Setup of v40:
## ftdi_bridge
module ftdi_bridge
#(
     parameter MODE             = "SYNC"
    ,parameter CLK_DIV          = 2
    ,parameter GP_OUTPUTS       = 32
    ,parameter GP_INPUTS        = 32
    ,parameter GPIO_ADDRESS     = 32'hf0000000
    ,parameter GP_IN_EVENT_MASK = 0
    ,parameter AXI_ID           = 0
)
(
     input           clk_i
    ,input           rst_i
    ,input           ftdi_rxf_i
    ,input           ftdi_txe_i
    ,input  [  7:0]  ftdi_data_in_i
    ,input           mem_awready_i
    ,input           mem_wready_i
    ,input           mem_bvalid_i
    ,input  [  1:0]  mem_bresp_i
    ,input  [  3:0]  mem_bid_i
    ,input           mem_arready_i
    ,input           mem_rvalid_i
    ,input  [ 31:0]  mem_rdata_i
    ,input  [  1:0]  mem_rresp_i
    ,input  [  3:0]  mem_rid_i
    ,input           mem_rlast_i
    ,input  [ 31:0]  gp_inputs_i
    ,output          ftdi_siwua_o
    ,output          ftdi_wrn_o
    ,output          ftdi_rdn_o
    ,output          ftdi_oen_o
    ,output [  7:0]  ftdi_data_out_o
    ,output          mem_awvalid_o
    ,output [ 31:0]  mem_awaddr_o
    ,output [  3:0]  mem_awid_o
    ,output [  7:0]  mem_awlen_o
    ,output [  1:0]  mem_awburst_o
    ,output          mem_wvalid_o
    ,output [ 31:0]  mem_wdata_o
    ,output [  3:0]  mem_wstrb_o
    ,output          mem_wlast_o
    ,output          mem_bready_o
    ,output          mem_arvalid_o
    ,output [ 31:0]  mem_araddr_o
    ,output [  3:0]  mem_arid_o
    ,output [  7:0]  mem_arlen_o
    ,output [  1:0]  mem_arburst_o
    ,output          mem_rready_o
    ,output [ 31:0]  gp_outputs_o
);
For scale: ~5100 cells after synthesis, ~1200 flip-flops, roughly 270 I/O pins, roughly 54000 sq um of cells after synthesis.
clock: 4.69 ns
lec_check: 0
abc_area: 1
cap_margin: 5
cell_pad_in_sites_detail_placement: 0
cell_pad_in_sites_global_placement: 1
core_aspect_ratio: 0.63
core_margin: 5
core_utilization: 69
cts_cluster_diameter: 287
cts_cluster_size: 95
gpl_routability_driven: 0
gpl_timing_driven: 1
hold_slack_margin: 0.22
max_routing_layer: met4
min_routing_layer: met2
place_density: 0.37
setup_slack_margin: -0.2
slew_margin: 30
run.sh (not shown) runs the stock make flow with config.mk's settings and CLKGATE_MAP_FILE=.
Run status, v40: aborted in global routing, error GRT-0116
diff inputs: v40 => v41
- a deleted CTS_CLUSTER_SIZE that had been 95
- a deleted CELL_PAD_IN_SITES_DETAIL_PLACEMENT that had been 0
- a deleted CTS_CLUSTER_DIAMETER that had been 287
- a change of CAP_MARGIN from 5 to 20
- a deleted MIN_ROUTING_LAYER that had been met2
- a deleted GPL_ROUTABILITY_DRIVEN that had been 0
- a deleted CELL_PAD_IN_SITES_GLOBAL_PLACEMENT that had been 1
- a deleted GPL_TIMING_DRIVEN that had been 1
- a deleted MAX_ROUTING_LAYER that had been met4
- a change of CORE_MARGIN from 5 to 2
- a deleted CORE_ASPECT_RATIO that had been 0.63
- a change of CORE_UTILIZATION from 69 to 40
- a deleted PLACE_DENSITY that had been 0.37
- a change of SLEW_MARGIN from 30 to 20
- a deleted SETUP_SLACK_MARGIN that had been -0.2
- a deleted ABC_AREA that had been 1
- a deleted HOLD_SLACK_MARGIN that had been 0.22
- a change of the clock period (ns, I/O delays scaled along) from 4.69 to 5.43
[summary]
Compared v41 vs v40, and placed wire-length estimate after detailed placement is down in v41.
NOTE post-placement cell count v40->v41 decreased by more than 10%
The flow ran to completion for all of v40 and v41 but v40, which stopped partway.
v40 did not run to completion, as it errored out during global routing.
On v41: starting utilization of the core area is 29 points lower than what v40 gave.
Of v40 and v41, the run reporting the higher number of H-tree branching levels was v41.
Die: v41 bigger than v40
Compare v40 and v41 | worst setup timing slack at the placement stage lower: v40
Area reported by Yosys stat (lower): v41
#### Input delta (v46 over v41)
- an added CORE_ASPECT_RATIO of 1.71
- an added SETUP_SLACK_MARGIN of -0.88
- a change of the clock period (ns, I/O delays scaled along) from 5.43 to 10.0
[summary]
v46: flow completed, timing, DRC and antenna clean. In the tables for v46 and v41, worst-path maximum fanout reads higher with v46. As far as area of the placeable core is concerned, v46 and v41 perform about the same. Between v46 and v41, the difference in area occupied by registers is negligible. Summary of v46 over v41: area of combinational cells with multiple inputs went up; via count went up; clock input transition at the sequential cells of the worst setup and hold paths did not really move; routed wire length went up. Looking at diode insertion count for antenna repair across v46 and v41, the one that comes out higher is v46. Changes observed in v46 relative to v41: sequential share of layout area went up 0.34 points; number of combinational gates with multiple inputs shows no meaningful change; portion of total power attributed to sequential cells down 0.7 points.
Changes in v1 relative to v46:
- CTS_CLUSTER_DIAMETER now 244, previously not set
- SETUP_SLACK_MARGIN now 0.84, was -0.88
- MIN_ROUTING_LAYER now met1, previously not set
- CORE_UTILIZATION now 26, was 40
- MAX_ROUTING_LAYER now met5, previously not set
- TNS_END_PERCENT now 35, previously not set
- CORE_ASPECT_RATIO now 1.15, was 1.71
- HOLD_SLACK_MARGIN now 0.13, previously not set
- PLACE_DENSITY_LB_ADDON now 0.1, previously not set
- SLEW_MARGIN now 30, was 20
- CORE_MARGIN now 7, was 2
- ABC_AREA now 1, previously not set
- In summary, v1 completed successfully, with a layout that passed the timing, DRC and antenna checks.
- In terms of arithmetic-cell share of the synthesized area counting full adders, half adders and majority gates, v46 and v1 differ only marginally.
- Lower cell count goes to v46 over v1.
- Compared with v46, in v1 total power went up by 3.1%, cell area after layout went up by about 7.5%, routed wire length went up by 18000 um, number of vias after detailed routing went up by 6.3%.
No activity file was given, so power comes from the tool's default toggle rates.
